## flow/design.v

```verilog
module baud_gen #(
    parameter DIV_WIDTH = 20
)(
    input  wire                 clk,
    input  wire                 rst_n,
    input  wire [DIV_WIDTH-1:0] divisor,
    output reg                  tick_16x
);
    reg [DIV_WIDTH-1:0] counter;
    always @(posedge clk or negedge rst_n) begin
        if (!rst_n) begin
            counter  <= 0;
            tick_16x <= 0;
        end else begin
            if (divisor <= 1) begin
                tick_16x <= 1'b0;
                counter  <= 0;
            end
            else if (counter == divisor - 1) begin
                tick_16x <= 1'b1;
                counter  <= 0;
            end 
            else begin
                tick_16x <= 1'b0;
                counter  <= counter + 1;
            end
        end
    end
endmodule
module sync_fifo #(
    parameter DATA_WIDTH = 8,
    parameter DEPTH      = 16
)(
    input  wire                  clk,
    input  wire                  rst_n,
    input  wire                  wr_en,
    input  wire [DATA_WIDTH-1:0] din,
    input  wire                  rd_en,
    output wire [DATA_WIDTH-1:0] dout,  
    output wire                  full,
    output wire                  empty
);
    localparam PTR_WIDTH = $clog2(DEPTH);
    reg [DATA_WIDTH-1:0] mem [0:DEPTH-1];
    reg [PTR_WIDTH:0]    count;
    reg [PTR_WIDTH-1:0]  wr_ptr, rd_ptr;
    assign dout  = mem[rd_ptr];
    assign full  = (count == DEPTH);
    assign empty = (count == 0);
    always @(posedge clk or negedge rst_n) begin
        if (!rst_n) begin
            count  <= 0;
            wr_ptr <= 0;
            rd_ptr <= 0;
        end else begin
            case ({wr_en && !full, rd_en && !empty})
                2'b10: begin  
                    mem[wr_ptr] <= din;
                    wr_ptr      <= (wr_ptr == DEPTH-1) ? 0 : wr_ptr + 1;
                    count       <= count + 1;
                end
                2'b01: begin  
                    rd_ptr      <= (rd_ptr == DEPTH-1) ? 0 : rd_ptr + 1;
                    count       <= count - 1;
                end
                2'b11: begin  
                    mem[wr_ptr] <= din;
                    wr_ptr      <= (wr_ptr == DEPTH-1) ? 0 : wr_ptr + 1;
                    rd_ptr      <= (rd_ptr == DEPTH-1) ? 0 : rd_ptr + 1;
                end
                default: ; 
            endcase
        end
    end
endmodule
module uart_tx (
    input  wire       clk,
    input  wire       rst_n,
    input  wire       tx_start,     
    input  wire [7:0] din,          
    input  wire       s_tick,
    output reg        tx_busy,     
    output reg        tx
);
    localparam [1:0] IDLE=0, START=1, DATA=2, STOP=3;
    reg [1:0] state, next_state;
    reg [3:0] s_count;
    reg [2:0] n_count;
    reg [7:0] tx_reg;
    always @(posedge clk or negedge rst_n) begin
        if (!rst_n) begin
            state   <= IDLE;
            s_count <= 0;
            n_count <= 0;
            tx_reg  <= 0;
            tx      <= 1'b1;
        end else begin
            state <= next_state;
            case (state)
                IDLE: begin
                    tx <= 1'b1;
                    if (tx_start) begin
                        tx_reg  <= din;
                        s_count <= 0;
                    end
                end
                START: begin
                    tx <= 1'b0;
                    n_count <= 0; 
                    if (s_tick) s_count <= (s_count == 15) ? 0 : s_count + 1;
                end
                DATA: begin
                    tx <= tx_reg[0];  
                    if (s_tick) begin
                        if (s_count == 15) begin
                            s_count <= 0;
                            tx_reg  <= tx_reg >> 1;
                            if (n_count < 7) n_count <= n_count + 1;
                        end else s_count <= s_count + 1;
                    end
                end
                STOP: begin
                    tx <= 1'b1;
                    if (s_tick) begin
                        if (s_count == 15) s_count <= 0;
                        else s_count <= s_count + 1;
                    end
                end
            endcase
        end
    end
    always @(*) begin
        next_state = state;
        tx_busy    = 1'b1; 
        case (state)
            IDLE: begin
                tx_busy = 1'b0; 
                if (tx_start) next_state = START;
            end
            START: if (s_tick && s_count == 15) next_state = DATA;
            DATA:  if (s_tick && s_count == 15 && n_count == 7) next_state = STOP;
            STOP:  if (s_tick && s_count == 15) next_state = IDLE;
        endcase
    end
endmodule
module uart_rx (
    input  wire       clk,
    input  wire       rst_n,
    input  wire       rx,          
    input  wire       s_tick,
    output reg  [7:0] dout,
    output reg        rx_done_tick
);
    localparam [1:0] IDLE=0, START=1, DATA=2, STOP=3;
    reg [1:0] state, next_state;
    reg [3:0] s_count;
    reg [2:0] n_count;
    reg [7:0] rx_reg;
    always @(posedge clk or negedge rst_n) begin
        if (!rst_n) begin
            state   <= IDLE;
            s_count <= 0;
            n_count <= 0;
            rx_reg  <= 0;
            dout    <= 0;
            rx_done_tick <= 0;
        end else begin
            state <= next_state;
            rx_done_tick <= 1'b0;
            case (state)
                IDLE: if (~rx) s_count <= 0;
                START: begin
                    n_count <= 0;  
                    if (s_tick) s_count <= (s_count == 7) ? 0 : s_count + 1;
                end
                DATA: if (s_tick) begin
                    if (s_count == 15) begin
                        s_count <= 0;
                        rx_reg <= {rx, rx_reg[7:1]};
                        if (n_count < 7) n_count <= n_count + 1;
                    end else s_count <= s_count + 1;
                end
                STOP: if (s_tick) begin
                    if (s_count == 15) begin
                         rx_done_tick <= 1'b1;
                         dout <= rx_reg;
                         s_count <= 0;
                    end else s_count <= s_count + 1;
                end
            endcase
        end
    end
    always @(*) begin
        next_state = state;
        case (state)
            IDLE:  if (~rx) next_state = START;
            START: if (s_tick && s_count == 7) next_state = (~rx) ? DATA : IDLE;
            DATA:  if (s_tick && s_count == 15 && n_count == 7) next_state = STOP;
            STOP:  if (s_tick && s_count == 15) next_state = IDLE;
        endcase
    end
endmodule
    module apb_uart (
    input  wire        pclk,
    input  wire        presetn,
    input  wire [31:0] paddr,
    input  wire        psel,
    input  wire        penable,
    input  wire        pwrite,
    input  wire [31:0] pwdata,
    output reg  [31:0] prdata,
    output wire        pready,
    output wire        pslverr,
    output wire        tx_o,
    input  wire        rx_i
);
    initial begin
        if (16 < 2) $error("FIFO DEPTH must be >= 2");
    end
    wire rst_n = presetn; 
    assign pready  = 1'b1;   
    assign pslverr = 1'b0;
    reg rx_sync1, rx_sync2;
    always @(posedge pclk or negedge rst_n) begin
        if (!rst_n) begin
            rx_sync1 <= 1'b1;
            rx_sync2 <= 1'b1;
        end else begin
            rx_sync1 <= rx_i;
            rx_sync2 <= rx_sync1; 
        end
    end
    reg  [19:0] baud_divisor;
    wire        s_tick;
    wire [7:0]  tx_fifo_out, rx_fifo_out, rx_data_raw;
    wire        tx_full, tx_empty, rx_full, rx_empty;
    wire        rx_done_tick;
    wire        uart_tx_busy;
    reg         tx_fifo_rd_en;
    reg         uart_tx_start;
    reg  [7:0]  uart_tx_data_latched;
    wire wr_en = psel & penable & pwrite;
    wire rd_en = psel & penable & ~pwrite;
    wire [3:0] addr = paddr[3:0];
    localparam [1:0] S_TX_IDLE = 0, S_TX_POP = 1, S_TX_START = 2;
    reg [1:0] tx_fsm_state;
    always @(posedge pclk or negedge rst_n) begin
        if (!rst_n) begin
            tx_fsm_state   <= S_TX_IDLE;
            tx_fifo_rd_en  <= 0;
            uart_tx_start  <= 0;
            uart_tx_data_latched <= 0;
        end else begin
            tx_fifo_rd_en <= 0;
            uart_tx_start <= 0;
            case (tx_fsm_state)
                S_TX_IDLE: begin
                    if (!tx_empty && !uart_tx_busy && !uart_tx_start) begin  
                        tx_fifo_rd_en <= 1; 
                        uart_tx_data_latched <= tx_fifo_out;
                        tx_fsm_state <= S_TX_START;
                    end
                end
                S_TX_START: begin
                    uart_tx_start <= 1; 
                    tx_fsm_state  <= S_TX_IDLE;
                end
                default: tx_fsm_state <= S_TX_IDLE;
            endcase
        end
    end
    always @(posedge pclk or negedge rst_n) begin
        if (!rst_n) baud_divisor <= 20'd325;
        else if (wr_en && addr == 4'h08) baud_divisor <= pwdata[19:0];
    end
    always @(*) begin
        prdata = 32'b0;
        case (addr)
            4'h00: prdata = {24'b0, rx_fifo_out}; 
            4'h04: prdata = {30'b0, rx_empty, tx_full};
            4'h08: prdata = {12'b0, baud_divisor};
            default: prdata = 32'b0;
        endcase
    end
    baud_gen #(.DIV_WIDTH(20)) u_baud (
        .clk(pclk), .rst_n(rst_n),
        .divisor(baud_divisor), .tick_16x(s_tick)
    );
    sync_fifo #(.DATA_WIDTH(8), .DEPTH(16)) u_tx_fifo (
        .clk(pclk), .rst_n(rst_n),
        .wr_en(wr_en && (addr == 4'h00)),
        .din(pwdata[7:0]),
        .rd_en(tx_fifo_rd_en), 
        .dout(tx_fifo_out), 
        .full(tx_full), .empty(tx_empty)
    );
    uart_tx u_tx (
        .clk(pclk), .rst_n(rst_n),
        .tx_start(uart_tx_start),
        .din(uart_tx_data_latched),
        .s_tick(s_tick),
        .tx_busy(uart_tx_busy),
        .tx(tx_o)
    );
    sync_fifo #(.DATA_WIDTH(8), .DEPTH(16)) u_rx_fifo (
        .clk(pclk), .rst_n(rst_n),
        .wr_en(rx_done_tick),
        .din(rx_data_raw),
        .rd_en(rd_en && (addr == 4'h00)),
        .dout(rx_fifo_out),
        .full(rx_full), .empty(rx_empty)
    );
    uart_rx u_rx (
        .clk(pclk), .rst_n(rst_n),
        .rx(rx_sync2), 
        .s_tick(s_tick),
        .dout(rx_data_raw),
        .rx_done_tick(rx_done_tick)
    );
endmodule
```

## flow/run.sh

```bash
#!/bin/bash
# the make line also repeats each setting of config.mk as NAME=value (left out here)
make -C /OpenROAD-flow-scripts/flow DESIGN_CONFIG=/design/flow/config.mk WORK_HOME=/design/flow/orfs CLKGATE_MAP_FILE= finish
```

## flow/config.mk

```make
export PLATFORM = sky130hd
export DESIGN_NAME = apb_uart
export DESIGN_NICKNAME = apb_uart
export VERILOG_FILES = /design/flow/design.v
export SDC_FILE = /design/flow/constraint.sdc
export NUM_CORES = 4
export LEC_CHECK = 0
export CAP_MARGIN = 20
export CORE_MARGIN = 2
export CORE_UTILIZATION = 70
export HOLD_SLACK_MARGIN = -0.1
export SLEW_MARGIN = 20
```

## flow/constraint.sdc

```tcl
create_clock -name core_clock -period 3.36 [get_ports {pclk}]
set_input_delay 0.6720 -clock core_clock [delete_from_list [all_inputs] [get_ports {pclk}]]
set_output_delay 0.6720 -clock core_clock [all_outputs]
set_load 0.01 [all_outputs]
```

==> ci_impl_report.md, run 1 <==
## Implementation flow summary

| Metric | Value |
|---|---|
| Part of the power in registers | 0.460 |
| Cell count along the critical path | 10 |
| Max frequency | 286.1 MHz |
| Comb. pwr | 2.39 mW |
| Nets | 1576 |
| CTS Hold Bufs | 0 |
| LEAKAGE | 7.909 nW |
| Average size of a mapped cell | 12.79 um2 |
| Die Wd | 160.5 um |
| Comb pwr share | 0.197 |
| Final Power | 12.10 mW |
| Reg2Reg Setup Slack | 0.18 ns |
| Clk pin slew, worst setup/hold paths | 0.06 ns |
| Reg2Reg Launch Point | u_rx_fifo.count[1] |
| Worst setup path end | prdata[4] |
| DIE AREA | 25760 um2 |
| Fin crit period | 3.495 ns |
| Crit-path cells | buf_6 -> ha_4 -> buf_8 -> a222oi_1 -> mux2i_1 -> a221oi_2 -> buf_4 -> a21oi_2 -> a21o_1 -> buf_2 |
| Drt wl/cell | 22.59 um |
| Synth top area cells | edfxtp_1 45%, dfrtp_1 17%, mux2_2 3.0% |
| Slew @ Worst Pin | 0.9575 ns |
| Post-synth regs | 384 |
| Post-layout worst setup margin | -0.1347 ns |
| Global-route total usage across every layer | 0.3215 |
| CP endpoint kind | primary output |
| Xor/xnor share of the synthesized area | 0.02606 |
| RSZ-0062 raised after global routing | true |
| CTS tree | built |
| Mux cell area share | 0.04365 |
| Required time of the critical path | 2.69 ns |
| FA/HA/MAJ Cells, Area Fraction | 0.02934 |
| Synth top cell by count | edfxtp_1 |
| GR Overflow Total | 0 |
| Status | complete, but fails checks |
| Number of global-route vias before repair | 11460 |
| DRT Pass-1 Iters | 6 |
| Fillers | 1276 |
| Logic family by area | AND-OR/OR-AND gates |
| Internal Power | 8.601 mW |
| Register share after synthesis | 0.6360 |
| Max-slew headroom | 0.3616 |
| # diodes | 0 |
| Via count | 11890 |
| Area leader share | 0.4484 |
| Capture point of the worst reg-to-reg path | u_rx_fifo.mem[10][1] |
| Row count | 57 |
| Number of enable flip-flop cells | 256 |
| Max stage delay on crit path | 0.45 ns |
| Die height | 160.5 um |
| Critical path's slowest cell | dfrtp_2 |
| CP Max Fanout | 8 |
| Clock Latency Late Sink | 0.54 ns |
| Design area | 19960 um2 |
| Netlist Area Pre-Place | 17140 um2 |
| Num CTS Buffers | 38 |
| Worst EP arrival | 2.82 ns |
| Clk power | 4.14 mW |
| CP Launch Point | u_rx_fifo.rd_ptr[0] |
| R2R cell count | 10 |
| Max-cap violations | 0 |
| Clock share of power | 0.342 |
| Final Hold Viols | 6 |
| Fin Clk Skew | 0.02105 ns |
| Clk Tree Root Cell | clkbuf_16 |
| Yosys Chip Area | 17140 um2 |
| Worst Path Buf+Inv | 4 |
| Startpoint types | flip-flop |
| Routed WL | 41.12 mm |
| Ao+oa area frac | 0.1189 |
| Vias per cell | 6.531 |
| # IOs | 105 |
| Post-route ant nets | 0 |
| Cell family contributing the most delay on the critical path | AND-OR/OR-AND gates |
| Depth of the CTS H-tree | 2 |
| Seq power | 5.57 mW |
| Synth top cells by count | 256 x edfxtp_1, 123 x nand2_1, 118 x dfrtp_1 |
| Min-Delay Path Class | in -> async |
| FP Core Util | 0.7091 |
| Crit Path Class | reg -> out |
| SO Viols | hold timing, setup timing |
| Longest Clk Path Bufs | 3 |
| Synth-to-Final Area Change | 16.44% |
| Port bufs | 50 |
| Final Max Tran Viols | 0 |
| Worst vdd ir | 0.4832 mV |
| Period utilization | 1.040 |
| Routability-driven placement congestion ratio | 0.8921 |
| Core area | 24180 um2 |
| Synth warn | 6 |
| Netlist cell types | 77 |
| Hold WS | -0.02252 ns |
| Tool warning count | 87 |
| Final HPWL DP | 26.73 mm |
| Cell Area, Placed | 18450 um2 |
| Setup Viol. Count Final | 5 |
| Cell count after synthesis | 1340 |
| Dominant register cell | edfxtp_1 |
| Post-synth ARST share | 0.3333 |
| Switch Pwr | 3.504 mW |
| Pin count of the biggest net entering global routing | 56 |
| Simple share | 0.1106 |
| First-pass GRT wire length | 63.56 mm |
| Switching Fraction | 0.2894 |
| Initial antenna violation count | 0 |
| PD cells | 606.4 nW/um2 |
| Yosys top cell by area | edfxtp_1 |
| Cell count in the Yosys report | 1340 |
| Top pwr grp | registers |
| Clock Sinks | 384 |
| Iter 0 DRT Violations | 1348 |
| DR DRC count | 0 |
-- routing by layer --
metal	part of all wire	wire length, um	global-route usage
met3	0.075	3065	0.04855
met1	0.39	16050	0.4350
met4	0.035	1427	0.1269
met5	0	0	0
met2	0.50	20580	0.5339
-- per-stage QoR --
stage,util,hold slack [ns],std cells,setup slack [ns],TNS [ns]
after floorplan,-,0.3452,1352,0.1210,0
after global placement,0.7632,0.3485,1740,-0.2400,-10.96
after detailed placement,0.7632,0.3478,1740,-0.2810,-11.60
after CTS,0.8195,-0.03245,1814,-0.1072,-0.1072
after global routing,0.8256,-0.02814,1820,-0.1920,-0.7413
final,0.8256,-0.02252,1820,-0.1347,-0.3087
-- cell type report --
type / count / area (um2) / area share
clock buffers: 48 / 1008 / 0.05052
clock inverters: 21 / 202.7 / 0.01015
inverters: 38 / 142.6 / 0.007146
multi-input cells: 844 / 5864 / 0.2938
flip-flops and latches: 384 / 10910 / 0.5464
well taps: 324 / 405.4 / 0.02031
repair buffers: 161 / 1431 / 0.07171
-- repair_timing --
item | in CTS | in global routing
gates resized | 58 | 26
setup endpoints to repair | 16 | 56
setup buffers | 5 | 5
hold endpoints to repair | 0 | 0
cloned | 0 | 1
pin swaps | 19 | 15
==> run 2, diff against run 1 <==
- CORE_UTILIZATION: 70 -> 65
- HOLD_SLACK_MARGIN: -0.1 -> default
- MAX_ROUTING_LAYER: default -> met4
- clock period: 3.36 -> 4.58 ns (I/O delays scaled with it)
==> ci_impl_report.md, run 2 <==
## Implementation flow summary

| Metric | Value |
|---|---|
| Status | complete, no violations |
| Clk pin slew, worst setup/hold paths | 0.06 ns (about the same) |
| Post-CTS Setup Bufs | 0 (-5) |
| Drt wl/cell | 21.61 um (-4.3%) |
| Yosys Chip Area | 17140 um2 (unchanged) |
| Number of enable flip-flop cells | 256 (unchanged) |
| FA/HA/MAJ Cells, Area Fraction | 0.02934 (unchanged) |
| Nets | 1527 (-3.1%) |
| First-pass GRT wire length | 61.62 mm (-3.0%) |
| Worst setup path end | prdata[5] |
| Seq power | 4.10 mW (-26%) |
| Routability-driven placement congestion ratio | 0.8818 (-1.2%) |
| Final Hold Viols | 0 (-6) |
| Top pwr grp | registers |
| Vias per cell | 6.258 (-4.2%) |
| Fin crit period | 4.498 ns |
| # IOs | 105 (unchanged) |
| DR DRC count | 0 (unchanged) |
| Cell count in the Yosys report | 1340 (unchanged) |
| Die Wd | 166.4 um (+3.7%) |
| Port bufs | 50 (unchanged) |
| CP endpoint kind | primary output |
| Max frequency | 222.3 MHz |
| DRT Pass-1 Iters | 5 (-1) |
| Final HPWL DP | 25.68 mm (-3.9%) |
| Die height | 166.4 um (+3.7%) |
| Core area | 25980 um2 (+7.5%) |
| Fin Clk Skew | 0.01586 ns (-0.005197 ns) |
| Min-Delay Path Class | in -> async |
| Internal Power | 6.391 mW (-26%) |
| # diodes | 0 (unchanged) |
| RSZ-0062 raised after global routing | false |
| Yosys top cell by area | edfxtp_1 |
| Register area | 10900 um2 (about the same) |
| Switch Pwr | 2.534 mW (-28%) |
| Crit Path Class | reg -> out |
| Non-Filler Instances | 1784 (-2.0%) |
| Setup_tns | 0 ns (+0.3087 ns) |
| Max-slew headroom | 0.2879 (-0.07373) |
| Part of the power in registers | 0.459 (about the same) |
| Most common cell on crit path | buf_4 |
| Critical path's slowest cell | clkdlybuf4s50_1 |
| Final Max Tran Viols | 0 (unchanged) |
| Worst EP arrival | 3.58 ns (+0.76 ns) |
| Post-route ant nets | 0 (unchanged) |
| R2R cell count | 9 (-1) |
| Cell count after placement | 1710 (-1.7%) |
| Worst Path Buf+Inv | 3 (-1) |
| FP Core Util | 0.6597 (-0.04933) |
| Longest Clk Path Bufs | 3 (unchanged) |
| Clk Tree Root Cell | clkbuf_16 |
| Fillers | 1742 (+37%) |
| Netlist Area Pre-Place | 17140 um2 (unchanged) |
| Logic family by area | AND-OR/OR-AND gates |
| Mux cell area share | 0.04365 (unchanged) |
| Reg2Reg Launch Point | u_rx_fifo.count[0] |
| Gate Area | 5695 um2 (-2.9%) |
| CTS tree | built |
| Simple share | 0.1106 (unchanged) |
| Clock Sinks | 384 (unchanged) |
| LEAKAGE | 7.620 nW (-3.7%) |
| Post-synth ARST share | 0.3333 (unchanged) |
| Cell count along the critical path | 9 (-1) |
| Slew @ Worst Pin | 1.064 ns (+0.1067 ns) |
| Final Power | 8.925 mW (-26%) |
| Switching Fraction | 0.2839 (-0.005562) |
| Synth warn | 6 (unchanged) |
| Capture point of the worst reg-to-reg path | u_rx_fifo.mem[15][0] |
| CTS Hold Bufs | 0 (unchanged) |
| Iter 0 DRT Violations | 1194 (-11%) |
| Finished Core Util | 0.7462 (-0.07940) |
| Dominant register cell | edfxtp_1 |
| CP Max Fanout | 14 (+6) |
| Routed WL | 38.56 mm (-6.2%) |
| Synth-to-Final Area Change | 13.11% |
| Period utilization | 0.9822 (-0.05790) |
| Comb. pwr | 1.66 mW (-31%) |
| Tool warning count | 85 (-2.3%) |
| Max stage delay on crit path | 0.51 ns (+0.06 ns) |
| Netlist cell types | 77 (unchanged) |
| Synth top area cells | edfxtp_1 45%, dfrtp_1 17%, mux2_2 3.0% |
| Max-cap violations | 0 (unchanged) |
| Cell family contributing the most delay on the critical path | AND-OR/OR-AND gates |
| Post-layout worst setup margin | 0.08154 ns (+0.2163 ns) |
| Startpoint types | flip-flop |
| Pre-CTS WS | 0.4221 ns (+0.7031 ns) |
| Post-synth regs | 384 (unchanged) |
| Pin count of the biggest net entering global routing | 57 (+1.8%) |
| Clk power | 3.16 mW (-24%) |
| CP Launch Point | u_rx_fifo.rd_ptr[0] |
| Design area | 19390 um2 (-2.9%) |
| Hold WS | 0.2893 ns (+0.3119 ns) |
| Reg2Reg Setup Slack | 1.35 ns (+1.17 ns) |
| Worst vdd ir | 0.4258 mV (-12%) |
| Register share after synthesis | 0.6360 (unchanged) |
| Area leader share | 0.4484 (unchanged) |
| Via count | 11170 (-6.1%) |
| Num CTS Buffers | 40 (+5.3%) |
| Xor/xnor share of the synthesized area | 0.02606 (unchanged) |
| Setup Viol. Count Final | 0 (-5) |
| Comb pwr share | 0.186 (-0.011) |
| Synth top cells by count | 256 x edfxtp_1, 123 x nand2_1, 118 x dfrtp_1 |
| Ao+oa area frac | 0.1189 (unchanged) |
| Clock Latency Late Sink | 0.53 ns (about the same) |
| Average size of a mapped cell | 12.79 um2 (unchanged) |
| Depth of the CTS H-tree | 2 (unchanged) |
| Cell Area, Placed | 18100 um2 (-1.9%) |
| Crit-path cells | ha_1 -> buf_4 -> a22o_1 -> a222oi_1 -> a21oi_1 -> a2111oi_1 -> buf_4 -> o21ai_0 -> clkdlybuf4s50_1 |
| Initial antenna violation count | 0 (unchanged) |
| Synth top cell by count | edfxtp_1 |
| Required time of the critical path | 3.66 ns (+0.97 ns) |
| Cell count after synthesis | 1340 (unchanged) |
| Clock share of power | 0.355 (+0.013) |
| GR Overflow Total | 0 (unchanged) |
| Row count | 59 (+3.5%) |
| DIE AREA | 27690 um2 (+7.5%) |
| PD cells | 460.3 nW/um2 (-24%) |
| Number of global-route vias before repair | 11190 (-2.4%) |
| Global-route total usage across every layer | 0.2925 (-0.02897) |
==> run 2: area by class of cell <==
class | instances | share of cell area
clock inverter | 25 | 0.01232
tap | 335 | 0.02162
multi-input combinational | 844 | 0.2937
sequential | 384 | 0.5623
clock buffer | 48 | 0.05369
inverter | 38 | 0.007356
timing repair buffer | 110 | 0.04898
==> run 2: routing by layer <==
metal  global-route usage  share of wire  up-vias
met5                    -              0        -
met4              0.08171          0.026        0
met3              0.03622          0.054       66
met2               0.4684           0.49      385
met1               0.4029           0.43     5514
li1                     -              -     5200
==> run 2: what timing repair did <==
action,CTS,global route
resized,2,0
endpoints found under the setup margin,1,0
endpoints found under the hold margin,0,0
==> run 3, diff against run 2 <==
- ABC_AREA: default -> 1
- CAP_MARGIN: 20 -> 10
- CORE_UTILIZATION: 65 -> 72
- CTS_CLUSTER_DIAMETER: default -> 355
- HOLD_SLACK_MARGIN: default -> 0.3
- MAX_ROUTING_LAYER: met4 -> default
- clock period: 4.58 -> 2.79 ns (I/O delays scaled with it)
==> ci_impl_report.md, run 3 <==
## Implementation flow summary

| Metric | Value |
|---|---|
| Worst setup path end | prdata[2] |
| Switch Pwr | 4.150 mW (+64%) |
| Average size of a mapped cell | 10.21 um2 (-20%) |
| Die height | 158.8 um (-4.6%) |
| RSZ-0062 raised after global routing | true |
| Synth top cells by count | 448 x nand2_1, 256 x edfxtp_1, 188 x nor2_1 |
| Synth-to-Final Area Change | 19.37% |
| Longest Clk Path Bufs | 3 (unchanged) |
| Reg2Reg Launch Point | u_tx_fifo.count[0] |
| Startpoint types | flip-flop |
| Clock Sinks | 384 (unchanged) |
| Number of global-route vias before repair | 13310 (+19%) |
| DIE AREA | 25210 um2 (-8.9%) |
| Non-Filler Instances | 2238 (+25%) |
| Final HPWL DP | 28.43 mm (+11%) |
| Status | complete, but fails checks |
| CP Max Fanout | 6 (-8) |
| LEAKAGE | 8.846 nW (+16%) |
| Seq power | 6.56 mW (+60%) |
| Max-cap violations | 0 (unchanged) |
| Tool warning count | 87 (+2.4%) |
| Simple share | 0.2145 (+0.1038) |
| Comb. pwr | 2.72 mW (+64%) |
| Depth of the CTS H-tree | 2 (unchanged) |
| R2R cell count | 15 (+6) |
| Nets | 1998 (+31%) |
| Cell count along the critical path | 13 (+4) |
| Worst EP arrival | 2.61 ns (-0.97 ns) |
| Fin Clk Skew | 0.01291 ns (-0.002953 ns) |
| FP Core Util | 0.7349 (+0.07520) |
| Row count | 56 (-5.1%) |
| Drt wl/cell | 19.88 um (-8.0%) |
| Switching Fraction | 0.2860 (+0.002152) |
| Crit Path Class | reg -> out |
| Post-route ant nets | 0 (unchanged) |
| Via count | 13340 (+19%) |
| FA/HA/MAJ Cells, Area Fraction | 0.02916 (-0.0001830) |
| Fillers | 1118 (-36%) |
| Max-slew headroom | 0.4306 (+0.1427) |
| Num CTS Buffers | 38 (-5.0%) |
| First-pass GRT wire length | 68.99 mm (+12%) |
| Initial antenna violation count | 0 (unchanged) |
| Synth warn | 6 (unchanged) |
| SO Viols | setup timing |
| Synth top area cells | edfxtp_1 45%, dfrtp_1 17%, nand2_1 9.7% |
| Pre-CTS WS | -0.3235 ns (-0.7456 ns) |
| Most common cell on crit path | nand2_1 |
| Yosys Chip Area | 17250 um2 (+0.63%) |
| Min-Delay Path Class | reg -> reg |
| # IOs | 105 (unchanged) |
| Crit-path cells | inv_2 -> ha_4 -> inv_4 -> nor2_4 -> buf_12 -> a22o_1 -> nor2_2 -> nand4_1 -> nor2_1 -> nand2_1 -> nand2_1 -> nand2_1 -> buf_2 |
| Synth top cell by count | nand2_1 |
| Clk power | 5.23 mW (+66%) |
| Period utilization | 1.137 (+0.1546) |
| Clk Tree Root Cell | clkbuf_16 |
| Die Wd | 158.8 um (-4.6%) |
| GR Overflow Total | 0 (unchanged) |
| Cell Area, Placed | 18900 um2 (+4.4%) |
| Reg2Reg Setup Slack | 0 ns (-1.35 ns) |
| CP endpoint kind | primary output |
| Netlist Area Pre-Place | 17250 um2 (+0.63%) |
| Dominant register cell | edfxtp_1 |
| Core area | 23470 um2 (-9.7%) |
| Post-layout worst setup margin | -0.3817 ns (-0.4632 ns) |
| Final Hold Viols | 0 (unchanged) |
| Capture point of the worst reg-to-reg path | u_tx_fifo.count[4] |
| Internal Power | 10.36 mW (+62%) |
| Cell count after placement | 2154 (+26%) |
| Clock Latency Late Sink | 0.54 ns (about the same) |
| DR DRC count | 0 (unchanged) |
| Setup Viol. Count Final | 8 (+8) |
| Logic family by area | simple AND/OR/NAND/NOR gates |
| Max stage delay on crit path | 0.42 ns (-0.09 ns) |
| Worst hold path startpoint | rx_sync1 |
| Top pwr grp | registers |
| Worst vdd ir | 0.6736 mV (+58%) |
| Pin count of the biggest net entering global routing | 85 (+49%) |
| CP Launch Point | u_rx_fifo.rd_ptr[1] |
| Routability-driven placement congestion ratio | 0.9347 (+6.0%) |
| Register share after synthesis | 0.6320 (-0.003967) |
| Slew @ Worst Pin | 0.8509 ns (-0.2133 ns) |
| Netlist cell types | 51 (-34%) |
| Ao+oa area frac | 0.05875 (-0.06015) |
| DRT Pass-1 Iters | 6 (+1) |
| Final Max Tran Viols | 0 (unchanged) |
| Post-synth ARST share | 0.3333 (unchanged) |
| Cell count in the Yosys report | 1689 (+26%) |
| Iter 0 DRT Violations | 1569 (+31%) |
| Mux cell area share | 0 (-0.04365) |
| Vias per cell | 5.959 (-4.8%) |
| CTS tree | built |
| Global-route total usage across every layer | 0.3475 (+0.05505) |
| Clk pin slew, worst setup/hold paths | 0.06 ns (about the same) |
| Worst Path Buf+Inv | 4 (+1) |
| Comb pwr share | 0.187 (about the same) |
| Port bufs | 50 (unchanged) |
| Yosys top cell by area | edfxtp_1 |
| Hold depth | 0 |
| Xor/xnor share of the synthesized area | 0.01777 (-0.008286) |
| Setup_tns | -2.757 ns (-2.757 ns) |
| PD cells | 704.6 nW/um2 (+53%) |
| Design area | 20590 um2 (+6.2%) |
| Part of the power in registers | 0.452 (-0.007) |
| Hold Crit Endpoint | rx_sync2 |
| Post-synth regs | 384 (unchanged) |
| Cell family contributing the most delay on the critical path | simple AND/OR/NAND/NOR gates |
| Critical path's slowest cell | dfrtp_1 |
| Area leader share | 0.4456 (-0.002797) |
| Clock share of power | 0.360 (+0.005) |
| Required time of the critical path | 2.23 ns (-1.43 ns) |
| Fin crit period | 3.172 ns |
| Routed WL | 44.50 mm (+15%) |
| Cell count after synthesis | 1689 (+26%) |
| Max frequency | 315.3 MHz |
| Number of enable flip-flop cells | 256 (unchanged) |
run 3: area by class of cell:
| type | instances | area (um2) | share of cell area |
|---|---|---|---|
| Clock inverter | 19 | 215.2 | 0.01045 |
| Sequential cell | 384 | 10910 | 0.5297 |
| Inverter | 169 | 649.4 | 0.03153 |
| Clock buffer | 50 | 1057 | 0.05134 |
| Multi-Input combinational cell | 1117 | 5863 | 0.2847 |
| Antenna cell | 1 | 2.502 | 0.0001215 |
| Tap cell | 319 | 399.1 | 0.01938 |
| Timing Repair Buffer | 179 | 1499 | 0.07279 |
run 3: timing repair:
| item | in CTS | in global routing |
|---|---|---|
| endpoints found under the setup margin | 34 | 112 |
| setup buffers | 7 | 6 |
| resized | 94 | 49 |
| hold buffers | 1 | 0 |
| hold endpoints to repair | 40 | 0 |
| pin swaps | 34 | 30 |
run 3: metrics by stage:
stage	total power, mW	utilization	hold slack (ns)
CTS	14.31	0.8670	0.3557
detailed placement	9.047	0.8053	0.3473
floorplan	8.003	-	0.2624
finish	14.51	0.8773	0.3562
global placement	8.930	0.8053	0.3459
global route	15.02	0.8772	0.3684
run 3: per-layer routing:
layer | GRT usage | wire [um] | up-vias
met5 | 0 | 0 | -
met4 | 0.1343 | 1637 | 0
met3 | 0.04754 | 3897 | 131
met2 | 0.5752 | 21840 | 745
met1 | 0.4762 | 17120 | 6351
li1 | - | - | 6110
==> run 4, diff against run 3 <==
- CAP_MARGIN: 10 -> 35
- CORE_ASPECT_RATIO: default -> 1.37
- CTS_CLUSTER_DIAMETER: 355 -> default
- CTS_CLUSTER_SIZE: default -> 24
- GPL_ROUTABILITY_DRIVEN: default -> 0
- HOLD_SLACK_MARGIN: 0.3 -> default
- MIN_ROUTING_LAYER: default -> met1
- PLACE_DENSITY_LB_ADDON: default -> 0.01
- SETUP_SLACK_MARGIN: default -> -0.09
- clock period: 2.79 -> 2.81 ns (I/O delays scaled with it)
==> ci_impl_report.md, run 4 <==
## Implementation flow summary

| Metric | Value |
|---|---|
| CTS Hold Bufs | 0 (-1) |
| Final HPWL DP | 29.23 mm (+2.8%) |
| Internal Power | 9.900 mW (-4.4%) |
| Cell count after synthesis | 1689 (unchanged) |
| Post-route ant nets | 0 (unchanged) |
| Max-cap violations | 0 (unchanged) |
| CP endpoint kind | primary output |
| Switching Fraction | 0.2982 (+0.01214) |
| Global-route total usage across every layer | 0.3647 (+0.01719) |
| Iter 0 DRT Violations | 1672 (+6.6%) |
| Yosys Chip Area | 17250 um2 (unchanged) |
| Final Max Tran Viols | 0 (unchanged) |
| Nets | 1988 (-0.50%) |
| Fin Clk Skew | 0.02625 ns (+0.01335 ns) |
| PD cells | 688.9 nW/um2 (-2.2%) |
| Worst EP arrival | 2.79 ns (+0.18 ns) |
| Netlist Area Pre-Place | 17250 um2 (unchanged) |
| Clock share of power | 0.337 (-0.023) |
| Seq power | 6.53 mW (about the same) |
| Die height | 185.2 um (+17%) |
| Row count | 66 (+18%) |
| Pin count of the biggest net entering global routing | 75 (-12%) |
| SO Viols | setup timing |
| Top pwr grp | registers |
| Capture point of the worst reg-to-reg path | u_tx_fifo.count[4] |
| Max stage delay on crit path | 0.47 ns (+0.05 ns) |
| Post-synth regs | 384 (unchanged) |
| Synth warn | 6 (unchanged) |
| DIE AREA | 25230 um2 (about the same) |
| Clock Latency Late Sink | 0.54 ns (about the same) |
| Worst setup path end | prdata[2] |
| Register share after synthesis | 0.6320 (unchanged) |
| Comb pwr share | 0.200 (+0.013) |
| Reg2Reg Launch Point | u_tx_fifo.count[1] |
| Ao+oa area frac | 0.05875 (unchanged) |
| Dominant register cell | edfxtp_1 |
| Worst vdd ir | 0.7822 mV (+16%) |
| Reg2Reg Setup Slack | 0.04 ns (+0.04 ns) |
| Number of global-route vias before repair | 13720 (+3.1%) |
| RSZ-0062 raised after global routing | true |
| Clk power | 4.75 mW (-9.2%) |
| CP Launch Point | u_rx_fifo.rd_ptr[1] |
| Most common cell on crit path | nand2_1 |
| Drt wl/cell | 21.48 um (+8.0%) |
| Synth top cells by count | 448 x nand2_1, 256 x edfxtp_1, 188 x nor2_1 |
| Area leader share | 0.4456 (unchanged) |
| Startpoint types | flip-flop |
| Longest Clk Path Bufs | 3 (unchanged) |
| Netlist cell types | 51 (unchanged) |
| FA/HA/MAJ Cells, Area Fraction | 0.02916 (unchanged) |
| Synth top cell by count | nand2_1 |
| Comb. pwr | 2.82 mW (+4%) |
| Synth top area cells | edfxtp_1 45%, dfrtp_1 17%, nand2_1 9.7% |
| Average size of a mapped cell | 10.21 um2 (unchanged) |
| CTS tree | built |
| Routed WL | 47.56 mm (+6.9%) |
| Clock Sinks | 384 (unchanged) |
| Cell family contributing the most delay on the critical path | simple AND/OR/NAND/NOR gates |
| Post-synth ARST share | 0.3333 (unchanged) |
| Setup Viol. Count Final | 8 (unchanged) |
| Core area | 23620 um2 (+0.62%) |
| Synth-to-Final Area Change | 18.70% |
| Finished Core Util | 0.8670 (-0.01032) |
| Status | complete, but fails checks |
| Tool warning count | 85 (-2.3%) |
| Logic family by area | simple AND/OR/NAND/NOR gates |
| Number of enable flip-flop cells | 256 (unchanged) |
| Cell count along the critical path | 13 (unchanged) |
| Yosys top cell by area | edfxtp_1 |
| Vias per cell | 6.200 (+4.0%) |
| DRT Pass-1 Iters | 7 (+1) |
| Max-slew headroom | 0.3567 (-0.07397) |
| Max frequency | 298.5 MHz |
| Cell count in the Yosys report | 1689 (unchanged) |
| Hold WS | 0.2050 ns (-0.1512 ns) |
| Part of the power in registers | 0.463 (+0.011) |
| Crit Path Class | reg -> out |
| LEAKAGE | 8.928 nW (+0.93%) |
| Switch Pwr | 4.206 mW (+1.3%) |
| Clk pin slew, worst setup/hold paths | 0.07 ns (about the same) |
| GR Overflow Total | 0 (unchanged) |
| Worst Path Buf+Inv | 4 (unchanged) |
| Required time of the critical path | 2.25 ns (+0.02 ns) |
| Initial antenna violation count | 1 (+1) |
| Simple share | 0.2145 (unchanged) |
| Final Hold Viols | 0 (unchanged) |
| Fin crit period | 3.350 ns |
| R2R cell count | 13 (-2) |
| Slew @ Worst Pin | 0.9615 ns (+0.1106 ns) |
| Via count | 13730 (+2.9%) |
| Post-layout worst setup margin | -0.5396 ns (-0.1579 ns) |
| # IOs | 105 (unchanged) |
| Num CTS Buffers | 36 (-5.3%) |
| DR DRC count | 0 (unchanged) |
| Min-Delay Path Class | in -> async |
| FP Core Util | 0.7304 (-0.004516) |
| Die Wd | 136.2 um (-14%) |
| Clk Tree Root Cell | clkbuf_16 |
| Mux cell area share | 0 (unchanged) |
| CP Max Fanout | 4 (-2) |
| Port bufs | 50 (unchanged) |
| Xor/xnor share of the synthesized area | 0.01777 (unchanged) |
| Critical path's slowest cell | dfrtp_2 |
| Crit-path cells | inv_4 -> ha_4 -> inv_4 -> nor2_2 -> buf_4 -> a22o_1 -> nor2_2 -> nand4_1 -> nor2_1 -> nand2_1 -> nand2_1 -> nand2_1 -> buf_2 |
| Depth of the CTS H-tree | 2 (unchanged) |
| First-pass GRT wire length | 69.42 mm (+0.62%) |
| Period utilization | 1.192 (+0.05523) |
==> run 4: through the flow <==
stage / instance area, um2 / setup TNS [ns] / total power [mW] / std cells / setup WS [ns]
after floorplan: 17300 / 0 / 7.946 / 1701 / 0.1481
after global placement: 18820 / -32.29 / 8.823 / 2130 / -0.3288
after detailed placement: 18820 / -47.34 / 8.978 / 2131 / -0.3938
after CTS: 20200 / -2.233 / 13.85 / 2208 / -0.2404
after global routing: 20470 / -3.752 / 14.50 / 2213 / -0.5790
final: 20480 / -3.114 / 14.11 / 2214 / -0.5396
==> run 4: final cells by class <==
cell class / instances / area, um2
clock buffer: 45 / 997.2
antenna: 1 / 2.502
clock inverter: 21 / 140.1
timing repair buffer: 170 / 1501
inverter: 169 / 651.9
fill: 1120 / 3142
multi-input combinational: 1118 / 5894
tap: 306 / 382.9
sequential: 384 / 10910
==> run 4: repair_timing <==
item,in CTS,in global routing
cloned,0,1
setup buffers,11,3
pin swaps,29,26
resized,88,54
setup endpoints to repair,8,31
==> run 4: routing by layer <==
metal  wire length [um]  track usage
met5                  0            0
met4               3077       0.2108
met3               4058      0.06130
met2              24090       0.6342
met1              16330       0.4259
==> run 5, diff against run 4 <==
- ABC_AREA: 1 -> default
- CAP_MARGIN: 35 -> 20
- CELL_PAD_IN_SITES_GLOBAL_PLACEMENT: default -> 1
- CORE_ASPECT_RATIO: 1.37 -> default
- CORE_UTILIZATION: 72 -> 40
- CTS_CLUSTER_SIZE: 24 -> default
- GPL_ROUTABILITY_DRIVEN: 0 -> default
- MIN_ROUTING_LAYER: met1 -> default
- PLACE_DENSITY_LB_ADDON: 0.01 -> default
- SETUP_SLACK_MARGIN: -0.09 -> 0.77
- clock period: 2.81 -> 6.0 ns (I/O delays scaled with it)
==> ci_impl_report.md, run 5 <==
## Implementation flow summary

| Metric | Value |
|---|---|
| Status | complete, no violations |
| Internal Power | 4.932 mW (-50%) |
| Drt wl/cell | 21.45 um (-0.15%) |
| Register share after synthesis | 0.6360 (+0.003967) |
| Yosys top cell by area | edfxtp_1 |
| DRT Pass-1 Iters | 6 (-1) |
| Cell family contributing the most delay on the critical path | AND-OR/OR-AND gates |
| Die Wd | 211.0 um (+55%) |
| Min-Delay Path Class | reg -> reg |
| Synth top cells by count | 256 x edfxtp_1, 123 x nand2_1, 118 x dfrtp_1 |
| Synth top cell by count | edfxtp_1 |
| Routability-driven placement congestion ratio | 0.7658 |
| Netlist cell types | 77 (+51%) |
| CP Max Fanout | 19 (+15) |
| Fin crit period | 4.987 ns |
| Cell count in the Yosys report | 1340 (-21%) |
| Post-route ant nets | 0 (unchanged) |
| LEAKAGE | 7.510 nW (-16%) |
| # IOs | 105 (unchanged) |
| Final Power | 6.904 mW (-51%) |
| PD cells | 353.7 nW/um2 (-49%) |
| Longest Clk Path Bufs | 3 (unchanged) |
| Final Max Tran Viols | 0 (unchanged) |
| # diodes | 0 (-1) |
| First-pass GRT wire length | 65.23 mm (-6.0%) |
| Critical path's slowest cell | a2111oi_1 |
| Iter 0 DRT Violations | 742 (-56%) |
| Max frequency | 200.5 MHz |
| WL met1 | 19.82 mm (+21%) |
| Vias per cell | 5.495 (-11%) |
| Max-cap violations | 0 (unchanged) |
| Reg2Reg Launch Point | baud_divisor[1] |
| Clk pin slew, worst setup/hold paths | 0.06 ns (about the same) |
| Hold Crit Endpoint | rx_sync2 |
| Pin count of the biggest net entering global routing | 56 (-25%) |
| Slew @ Worst Pin | 1.054 ns (+0.09263 ns) |
| Mux cell area share | 0.04365 (+0.04365) |
| Num CTS Buffers | 43 (+19%) |
| Final HPWL DP | 27.17 mm (-7.1%) |
| Via count | 10810 (-21%) |
| Fillers | 3846 (+240%) |
| Synth top area cells | edfxtp_1 45%, dfrtp_1 17%, mux2_2 3.0% |
| Dominant register cell | edfxtp_1 |
| Core area | 42130 um2 (+78%) |
| Average size of a mapped cell | 12.79 um2 (+25%) |
| Part of the power in registers | 0.451 (-0.012) |
| Reg2Reg Setup Slack | 2.67 ns (+2.63 ns) |
| Comb. pwr | 1.27 mW (-55%) |
| Met3 WL post-DR | 1.728 mm (-57%) |
| Switching Fraction | 0.2856 (-0.01255) |
| Tool warning count | 83 (-2.4%) |
| Worst setup path end | prdata[5] |
| Clock Sinks | 384 (unchanged) |
| Routed WL | 42.19 mm (-11%) |
| Crit Path Class | reg -> out |
| Max stage delay on crit path | 0.55 ns (+0.08 ns) |
| CP endpoint kind | primary output |
| RSZ-0062 raised after global routing | false |
| Number of global-route vias before repair | 10900 (-21%) |
| Clock Latency Late Sink | 0.56 ns (+0.02 ns) |
| Clk Tree Root Cell | clkbuf_16 |
| CTS tree | built |
| Startpoint types | flip-flop |
| R2R cell count | 10 (-3) |
| Simple share | 0.1106 (-0.1038) |
| Worst Path Buf+Inv | 3 (-1) |
| Worst hold path startpoint | rx_sync1 |
| Top layer in use | met4 |
| Depth of the CTS H-tree | 2 (unchanged) |
| Switch Pwr | 1.972 mW (-53%) |
| Clock share of power | 0.365 (+0.028) |
| Port bufs | 50 (unchanged) |
| Number of enable flip-flop cells | 256 (unchanged) |
| Yosys Chip Area | 17140 um2 (-0.62%) |
| Final Hold Viols | 0 (unchanged) |
| Max-slew headroom | 0.2947 (-0.06198) |
| Nets | 1505 (-24%) |
| GR Overflow Total | 0 (unchanged) |
| Hold depth | 0 |
| Fin Clk Skew | 0.02107 ns (-0.005180 ns) |
| Setup Viol. Count Final | 0 (-8) |
| Xor/xnor share of the synthesized area | 0.02606 (+0.008286) |
| Capture point of the worst reg-to-reg path | u_baud.counter[7] |
| Synth-to-Final Area Change | 13.85% |
| DR DRC count | 0 (unchanged) |
| Synth warn | 6 (unchanged) |
| Required time of the critical path | 4.80 ns (+2.55 ns) |
| Post-CTS Setup Bufs | 0 (-11) |
| Die height | 211.0 um (+14%) |
| Top pwr grp | registers |
| Global-route total usage across every layer | 0.1934 (-0.1713) |
| FA/HA/MAJ Cells, Area Fraction | 0.02934 (+0.0001830) |
| Cell count after synthesis | 1340 (-21%) |
| Clk power | 2.52 mW (-47%) |
| Ao+oa area frac | 0.1189 (+0.06015) |
| Worst vdd ir | 0.1957 mV (-75%) |
| Crit-path cells | inv_1 -> ha_1 -> buf_4 -> nor2b_1 -> a222oi_1 -> a21oi_1 -> a2111oi_1 -> o21ai_0 -> clkdlybuf4s50_1 |
| Row count | 75 (+14%) |
| CP Launch Point | u_rx_fifo.rd_ptr[1] |
| Worst EP arrival | 3.79 ns (+1.00 ns) |
| Post-synth regs | 384 (unchanged) |
| Comb pwr share | 0.184 (-0.016) |
| Post-synth ARST share | 0.3333 (unchanged) |
| DIE AREA | 44530 um2 (+77%) |
| Initial antenna violation count | 1 (unchanged) |
| Logic family by area | AND-OR/OR-AND gates |
| Seq power | 3.12 mW (-52%) |
| DR WL met2 | 19.91 mm (-17%) |
| Setup_tns | 0 ns (+3.114 ns) |
| Cell count along the critical path | 9 (-4) |
| Period utilization | 0.8312 (-0.3608) |
| Area leader share | 0.4484 (+0.002797) |
| FP Core Util | 0.4069 (-0.3235) |
| Netlist Area Pre-Place | 17140 um2 (-0.62%) |
[run 5: stage by stage]
stage | hold WS, ns | cell area [um2] | setup WS, ns | instances | util
finish | 0.3546 | 19520 | 1.013 | 1967 | 0.4632
global route | 0.3570 | 19520 | 0.7983 | 1967 | 0.4632
CTS | 0.3550 | 19510 | 0.8052 | 1967 | 0.4631
detailed placement | 0.3472 | 18180 | 1.186 | 1890 | 0.4316
global placement | 0.3477 | 18180 | 1.220 | 1890 | 0.4316
floorplan | 0.3452 | 17190 | 1.967 | 1352 | -
[run 5: metal layers]
| layer | track usage | vias to the layer above |
|---|---|---|
| li1 | - | 5145 |
| met1 | 0.2717 | 5422 |
| met5 | 0 | - |
| met2 | 0.3131 | 189 |
| met4 | 0.05197 | 0 |
| met3 | 0.03063 | 52 |
[run 5: area by class of cell]
| class | instances | area (um2) | area share |
|---|---|---|---|
| Clock buffer | 66 | 1214 | 0.06218 |
| Clock inverter | 11 | 115.1 | 0.005898 |
| Inverter | 38 | 142.6 | 0.007308 |
| Multi-Input combinational cell | 844 | 5704 | 0.2923 |
| Sequential cell | 384 | 10900 | 0.5586 |
| Tap cell | 539 | 674.4 | 0.03455 |
| Timing Repair Buffer | 85 | 764.5 | 0.03917 |
[run 5: timing repair]
action                                  4_1_cts  5_1_grt
hold buffers                                  0        0
hold endpoints to repair                      0        0
endpoints found under the setup margin        0        1
resized                                       0        1
==> run 6, diff against run 5 <==
- ABC_AREA: default -> 1
- CELL_PAD_IN_SITES_GLOBAL_PLACEMENT: 1 -> default
- CORE_UTILIZATION: 40 -> 72
- CTS_CLUSTER_DIAMETER: default -> 355
- PLACE_DENSITY_LB_ADDON: default -> 0.02
- SETUP_SLACK_MARGIN: 0.77 -> 0.8
- clock period: 6.0 -> 2.79 ns (I/O delays scaled with it)
==> ci_impl_report.md, run 6 <==
### Flow metrics

| Metric | Value |
|---|---|
| Post-synth ARST share | 0.3333 (unchanged) |
| DIE AREA | 25210 um2 (-43%) |
| Mux cell area share | 0 (-0.04365) |
| Yosys Chip Area | 17250 um2 (+0.63%) |
| Average size of a mapped cell | 10.21 um2 (-20%) |
| Register share after synthesis | 0.6320 (-0.003967) |
| Cell count in the Yosys report | 1689 (+26%) |
| Error | [ERROR DPL-0038] Utilization greater than 100%, impossible to legalize |
| Port bufs | 50 (unchanged) |
| # IOs | 105 (unchanged) |
| FP Core Util | 0.7349 (+0.3281) |
| Die height | 158.8 um (-25%) |
| Cell count after placement | 2132 (+13%) |
| Dominant register cell | edfxtp_1 |
| Netlist cell types | 51 (-34%) |
| Logic family by area | simple AND/OR/NAND/NOR gates |
| Post-synth regs | 384 (unchanged) |
| Synth top area cells | edfxtp_1 45%, dfrtp_1 17%, nand2_1 9.7% |
| Cell count after synthesis | 1689 (+26%) |
| Ao+oa area frac | 0.05875 (-0.06015) |
| Failed at | global routing |
| Synth warn | 6 (unchanged) |
| Die Wd | 158.8 um (-25%) |
| Simple share | 0.2145 (+0.1038) |
| Number of enable flip-flop cells | 256 (unchanged) |
| Yosys top cell by area | edfxtp_1 |
| Final HPWL DP | 30.15 mm (+11%) |
| Synth top cells by count | 448 x nand2_1, 256 x edfxtp_1, 188 x nor2_1 |
| Depth of the CTS H-tree | 2 (unchanged) |
| Pre-CTS WS | -0.3177 ns (-1.504 ns) |
| Row count | 56 (-25%) |
| Longest Clk Path Bufs | 3 (unchanged) |
| Xor/xnor share of the synthesized area | 0.01777 (-0.008286) |
| Num CTS Buffers | 38 (-12%) |
| Core area | 23470 um2 (-44%) |
| Status | aborted with a tool error |
| Netlist Area Pre-Place | 17250 um2 (+0.63%) |
| FA/HA/MAJ Cells, Area Fraction | 0.02916 (-0.0001830) |
| Synth top cell by count | nand2_1 |
| Routability-driven placement congestion ratio | 0.8985 (+17%) |
| Clk Tree Root Cell | clkbuf_16 |
| Clock Sinks | 384 (unchanged) |
| Area leader share | 0.4456 (-0.002797) |
-- run 6: metrics by stage --
step | instance area, um2 | power (mW)
2_1_floorplan | 17750 | 8.137
3_3_place_gp | 19380 | 8.972
3_5_place_dp | 19380 | 9.125
4_1_cts | 22070 | 14.75
-- run 6: timing repair --
| action | 4_1_cts |
|---|---|
| cloned | 3 |
| endpoints found under the hold margin | 22 |
| setup buffers | 60 |
| hold buffers | 2 |
| resized | 372 |
| pin swaps | 93 |
| setup endpoints to repair | 328 |
==> run 7, diff against run 6 <==
- CORE_UTILIZATION: 72 -> 70
- CTS_CLUSTER_DIAMETER: 355 -> 229
- CTS_CLUSTER_SIZE: default -> 17
- HOLD_SLACK_MARGIN: default -> -0.1
- PLACE_DENSITY_LB_ADDON: 0.02 -> default
- SETUP_SLACK_MARGIN: 0.8 -> -0.24
- clock period: 2.79 -> 2.37 ns (I/O delays scaled with it)
==> ci_impl_report.md, run 7 <==
## Implementation flow summary

| Metric | Value |
|---|---|
| LEAKAGE | 8.696 nW |
| Status | complete, but fails checks |
| Switch Pwr | 4.586 mW |
| Worst vdd ir | 0.8233 mV |
| Port bufs | 50 (unchanged) |
| Switching Fraction | 0.2971 |
| Clock Latency Late Sink | 0.55 ns |
| Netlist Area Pre-Place | 17250 um2 (unchanged) |
| Tool warning count | 90 |
| Pin count of the biggest net entering global routing | 129 |
| Finished Core Util | 0.8361 |
| Top pwr grp | registers |
| SO Viols | hold timing, setup timing |
| Setup Viol. Count Final | 204 |
| Crit Path Class | reg -> out |
| CP Launch Point | u_rx_fifo.rd_ptr[1] |
| Routed WL | 44.00 mm |
| Register share after synthesis | 0.6320 (unchanged) |
| Depth of the CTS H-tree | 1 (-1) |
| Row count | 57 (+1.8%) |
| Initial antenna violation count | 0 |
| Clock share of power | 0.275 |
| Longest Clk Path Bufs | 3 (unchanged) |
| Max-slew headroom | 0.3609 |
| Max stage delay on crit path | 0.41 ns |
| Iter 0 DRT Violations | 1735 |
| Cell count along the critical path | 12 |
| Die height | 161.0 um (+1.4%) |
| Fin crit period | 3.221 ns |
| Seq power | 7.68 mW |
| GR Overflow Total | 0 |
| Mux cell area share | 0 (unchanged) |
| Critical path's slowest cell | dfrtp_1 |
| Via count | 13200 |
| Worst Path Buf+Inv | 6 |
| Core area | 24250 um2 (+3.3%) |
| Cell count after synthesis | 1689 (unchanged) |
| Synth top cells by count | 448 x nand2_1, 256 x edfxtp_1, 188 x nor2_1 |
| Clk pin slew, worst setup/hold paths | 0.08 ns |
| R2R cell count | 14 |
| Ao+oa area frac | 0.05875 (unchanged) |
| Area leader share | 0.4456 (unchanged) |
| DIE AREA | 25910 um2 (+2.8%) |
| Worst EP arrival | 2.75 ns |
| Reg2Reg Setup Slack | -0.11 ns |
| Worst setup path end | prdata[6] |
| Post-layout worst setup margin | -0.8506 ns |
| # IOs | 105 (unchanged) |
| Yosys top cell by area | edfxtp_1 |
| CP Max Fanout | 3 |
| Min-Delay Path Class | in -> async |
| Fin Clk Skew | 0.02225 ns |
| Max frequency | 310.5 MHz |
| Netlist cell types | 51 (unchanged) |
| Crit-path cells | buf_6 -> ha_2 -> inv_4 -> buf_4 -> nand2_1 -> a221oi_2 -> nand3_2 -> buf_6 -> buf_4 -> o211ai_1 -> nand2_1 -> buf_2 |
| Synth top area cells | edfxtp_1 45%, dfrtp_1 17%, nand2_1 9.7% |
| Dominant register cell | edfxtp_1 |
| Cell family contributing the most delay on the critical path | buffers and inverters |
| Final Power | 15.43 mW |
| # diodes | 0 |
| Comb pwr share | 0.227 |
| Number of enable flip-flop cells | 256 (unchanged) |
| Synth top cell by count | nand2_1 |
| Routability-driven placement congestion ratio | 0.9196 (+2.3%) |
| Post-synth ARST share | 0.3333 (unchanged) |
| Hold WS | -0.08592 ns |
| Max-cap violations | 0 |
| Post-synth regs | 384 (unchanged) |
| RSZ-0062 raised after global routing | true |
| Required time of the critical path | 1.90 ns |
| Clock Sinks | 384 (unchanged) |
| Vias per cell | 5.902 |
| Final Max Tran Viols | 0 |
| FA/HA/MAJ Cells, Area Fraction | 0.02916 (unchanged) |
| Global-route total usage across every layer | 0.3382 |
| Synth-to-Final Area Change | 17.53% |
| Internal Power | 10.85 mW |
| Clk power | 4.24 mW |
| First-pass GRT wire length | 67.85 mm |
| Drt wl/cell | 19.68 um |
| Yosys Chip Area | 17250 um2 (unchanged) |
| Xor/xnor share of the synthesized area | 0.01777 (unchanged) |
| Simple share | 0.2145 (unchanged) |
| FP Core Util | 0.7114 (-0.02351) |
| Nets | 2002 |
| Capture point of the worst reg-to-reg path | u_rx_fifo.mem[8][3] |
| Comb. pwr | 3.51 mW |
| CTS Hold Bufs | 0 (-2) |
| DR DRC count | 0 |
| Die Wd | 161.0 um (+1.4%) |
| Clk Tree Root Cell | clkbuf_16 |
| DRT Pass-1 Iters | 6 |
| Post-route ant nets | 0 |
| PD cells | 761.2 nW/um2 |
| Final Hold Viols | 15 |
| Reg2Reg Launch Point | u_rx_fifo.count[3] |
| Period utilization | 1.359 |
| Logic family by area | simple AND/OR/NAND/NOR gates |
| Slew @ Worst Pin | 0.9586 ns |
| Average size of a mapped cell | 10.21 um2 (unchanged) |
| Startpoint types | flip-flop |
| Num CTS Buffers | 26 (-32%) |
| Cell count in the Yosys report | 1689 (unchanged) |
| Final HPWL DP | 29.69 mm (-1.5%) |
| CP endpoint kind | primary output |
| Number of global-route vias before repair | 12870 |
| Part of the power in registers | 0.498 |
| CTS tree | built |
| Synth warn | 6 (unchanged) |
-- run 7: per-layer routing --
| metal | global-route usage | vias to the layer above | routed length [um] |
|---|---|---|---|
| li1 | - | 6107 | - |
| met1 | 0.4607 | 6342 | 17450 |
| met2 | 0.5735 | 625 | 21560 |
| met3 | 0.03672 | 122 | 3345 |
| met4 | 0.1258 | 0 | 1638 |
| met5 | 0 | - | 0 |
-- run 7: stage by stage --
step / setup TNS, ns / instance area (um2) / setup WS, ns / hold WS [ns] / instances
floorplan: -18.38 / 17300 / -0.2039 / 0.1784 / 1701
global placement: -138.17 / 19160 / -0.6928 / 0.3458 / 2184
detailed placement: -174.76 / 19160 / -0.8390 / 0.3472 / 2184
CTS: -22.68 / 20130 / -0.7158 / 0.05375 / 2232
global route: -53.97 / 20270 / -0.9126 / -0.001668 / 2236
finish: -19.12 / 20270 / -0.8506 / -0.08592 / 2236
-- run 7: final cells by class --
type | count | area, um2
Tap cell | 324 | 405.4
Sequential cell | 384 | 10900
Fill cell | 1394 | 3974
Inverter | 169 | 654.4
Clock buffer | 45 | 721.9
Clock inverter | 2 | 25.02
Timing Repair Buffer | 195 | 1678
Multi-Input combinational cell | 1117 | 5887
-- run 7: what timing repair did --
item,4_1_cts,5_1_grt
pin swaps,33,24
endpoints found under the setup margin,46,148
resized,123,32
buffers inserted,7,4
==> run 8, diff against run 7 <==
- ABC_AREA: 1 -> default
- CORE_UTILIZATION: 70 -> 68
- CTS_CLUSTER_DIAMETER: 229 -> 343
- CTS_CLUSTER_SIZE: 17 -> default
- HOLD_SLACK_MARGIN: -0.1 -> default
- SETUP_SLACK_MARGIN: -0.24 -> default
- clock period: 2.37 -> 3.71 ns (I/O delays scaled with it)
==> ci_impl_report.md, run 8 <==
## Implementation flow summary

| Metric | Value |
|---|---|
| Fin Clk Skew | 0.01917 ns (-0.003080 ns) |
| Cell Area, Placed | 18260 um2 (-4.7%) |
| Seq power | 5.07 mW (-34%) |
| Max-slew headroom | 0.2501 (-0.1108) |
| Longest Clk Path Bufs | 3 (unchanged) |
| Yosys Chip Area | 17140 um2 (-0.62%) |
| Drt wl/cell | 21.92 um (+11%) |
| Clock share of power | 0.357 (+0.082) |
| Comb pwr share | 0.188 (-0.039) |
| RSZ-0062 raised after global routing | true |
| Clk pin slew, worst setup/hold paths | 0.06 ns (-0.02 ns) |
| Final Max Tran Viols | 0 (unchanged) |
| Via count | 11470 (-13%) |
| Setup Viol. Count Final | 0 (-100%) |
| CTS tree | built |
| Core area | 24960 um2 (+3.0%) |
| Final Hold Viols | 0 (-15) |
| Hold WS | 0.03539 ns (+0.1213 ns) |
| Status | complete, no violations |
| Port bufs | 50 (unchanged) |
| GR Overflow Total | 0 (unchanged) |
| Most common cell on crit path | buf_4 |
| Dominant register cell | edfxtp_1 |
| Synth-to-Final Area Change | 14.61% |
| Num CTS Buffers | 39 (+50%) |
| Xor/xnor share of the synthesized area | 0.02606 (+0.008286) |
| Mux cell area share | 0.04365 (+0.04365) |
| FP Core Util | 0.6867 (-0.02471) |
| Cell count along the critical path | 10 (-2) |
| Crit Path Class | reg -> out |
| R2R cell count | 10 (-4) |
| Switching Fraction | 0.2809 (-0.01621) |
| Post-layout worst setup margin | 0.06239 ns (+0.9130 ns) |
| Iter 0 DRT Violations | 1277 (-26%) |
| Crit-path cells | buf_4 -> ha_2 -> buf_4 -> a22o_1 -> a222oi_1 -> a21oi_1 -> a2111oi_2 -> buf_4 -> o21ai_0 -> clkbuf_2 |
| Worst setup path end | prdata[5] |
| Tool warning count | 87 (-3.3%) |
| Fillers | 1528 (+9.6%) |
| Slew @ Worst Pin | 1.121 ns (+0.1621 ns) |
| Period utilization | 0.9832 (-0.3757) |
| Finished Core Util | 0.7870 (-0.04908) |
| Design area | 19650 um2 (-3.1%) |
| Nets | 1542 (-23%) |
| # IOs | 105 (unchanged) |
| Post-synth ARST share | 0.3333 (unchanged) |
| Routability-driven placement congestion ratio | 0.8804 (-4.3%) |
| FA/HA/MAJ Cells, Area Fraction | 0.02934 (+0.0001830) |
| Number of global-route vias before repair | 11280 (-12%) |
| Clk Tree Root Cell | clkbuf_16 |
| First-pass GRT wire length | 61.38 mm (-9.5%) |
| LEAKAGE | 7.781 nW (-11%) |
| Final Power | 11.14 mW (-28%) |
| Routed WL | 39.23 mm (-11%) |
| Fin crit period | 3.648 ns |
| DIE AREA | 26500 um2 (+2.2%) |
| Pin count of the biggest net entering global routing | 66 (-49%) |
| Reg2Reg Setup Slack | 0.38 ns (+0.49 ns) |
| Synth top cells by count | 256 x edfxtp_1, 123 x nand2_1, 118 x dfrtp_1 |
| Pre-CTS WS | -0.01465 ns (+0.8243 ns) |
| Register area | 10910 um2 (about the same) |
| Top pwr grp | registers |
| Worst vdd ir | 0.4797 mV (-42%) |
| Ao+oa area frac | 0.1189 (+0.06015) |
| Clock Latency Late Sink | 0.53 ns (-0.02 ns) |
| Part of the power in registers | 0.455 (-0.043) |
| Setup_tns | 0 ns (+19.12 ns) |
| CTS Hold Bufs | 0 (unchanged) |
| Die Wd | 162.8 um (+1.1%) |
| Final HPWL DP | 25.53 mm (-14%) |
| Cell family contributing the most delay on the critical path | AND-OR/OR-AND gates |
| Cell count after placement | 1718 (-21%) |
| Depth of the CTS H-tree | 2 (+1) |
| Netlist Area Pre-Place | 17140 um2 (-0.62%) |
| Post-synth regs | 384 (unchanged) |
| Cell count in the Yosys report | 1340 (-21%) |
| Internal Power | 8.013 mW (-26%) |
| Yosys top cell by area | edfxtp_1 |
| Netlist cell types | 77 (+51%) |
| Max frequency | 274.2 MHz |
| # diodes | 0 (unchanged) |
| Required time of the critical path | 2.97 ns (+1.07 ns) |
| Area leader share | 0.4484 (+0.002797) |
| Clock Sinks | 384 (unchanged) |
| Vias per cell | 6.408 (+8.6%) |
| Worst Path Buf+Inv | 4 (-2) |
| CP Max Fanout | 7 (+4) |
| Worst EP arrival | 2.91 ns (+0.16 ns) |
| DRT Pass-1 Iters | 8 (+2) |
| Max stage delay on crit path | 0.40 ns (about the same) |
| Average size of a mapped cell | 12.79 um2 (+25%) |
| Die height | 162.8 um (+1.1%) |
| Global-route total usage across every layer | 0.3017 (-0.03650) |
| Max-cap violations | 0 (unchanged) |
| Synth warn | 6 (unchanged) |
| Synth top area cells | edfxtp_1 45%, dfrtp_1 17%, mux2_2 3.0% |
| Row count | 58 (+1.8%) |
| Logic family by area | AND-OR/OR-AND gates |
| Synth top cell by count | edfxtp_1 |
| DR DRC count | 0 (unchanged) |
| Simple share | 0.1106 (-0.1038) |
| Non-Filler Instances | 1790 (-20%) |
| Number of enable flip-flop cells | 256 (unchanged) |
| Gate Area | 5747 um2 (-2.4%) |
| Register share after synthesis | 0.6360 (+0.003967) |
| Reg2Reg Launch Point | u_rx_fifo.count[1] |
| Startpoint types | flip-flop |
| Clk power | 3.98 mW (-6.1%) |
| CP Launch Point | u_rx_fifo.rd_ptr[1] |
| Cell count after synthesis | 1340 (-21%) |
| Initial antenna violation count | 0 (unchanged) |
| Critical path's slowest cell | dfrtp_1 |
| Post-route ant nets | 0 (unchanged) |
| PD cells | 567.2 nW/um2 (-25%) |
| Comb. pwr | 2.10 mW (-40%) |
| CP endpoint kind | primary output |
| Min-Delay Path Class | in -> async |
| Switch Pwr | 3.131 mW (-32%) |
| Capture point of the worst reg-to-reg path | u_rx_fifo.mem[15][1] |
==> run 8: metal layers <==
layer / share of wire / vias to the layer above / track usage / wire length, um
met5: 0 / - / 0 / 0
met4: 0.030 / 0 / 0.1050 / 1191
met3: 0.061 / 82 / 0.03565 / 2375
met2: 0.49 / 449 / 0.5033 / 19240
met1: 0.42 / 5723 / 0.4173 / 16430
li1: - / 5217 / - / -
==> run 8: layout make-up <==
type                       instances  area share
clock buffer                      50     0.05438
tap                              330     0.02102
multi-input combinational        844      0.2925
inverter                          38    0.007260
sequential                       384      0.5551
clock inverter                    18     0.01184
timing repair buffer             126     0.05789
==> run 8: timing repair <==
item | 4_1_cts | 5_1_grt
pin swaps | 5 | 3
gates resized | 22 | 9
hold endpoints to repair | 0 | 0
setup buffers | 4 | 0
endpoints found under the setup margin | 8 | 7
Power is estimated from default activity; no workload was simulated.
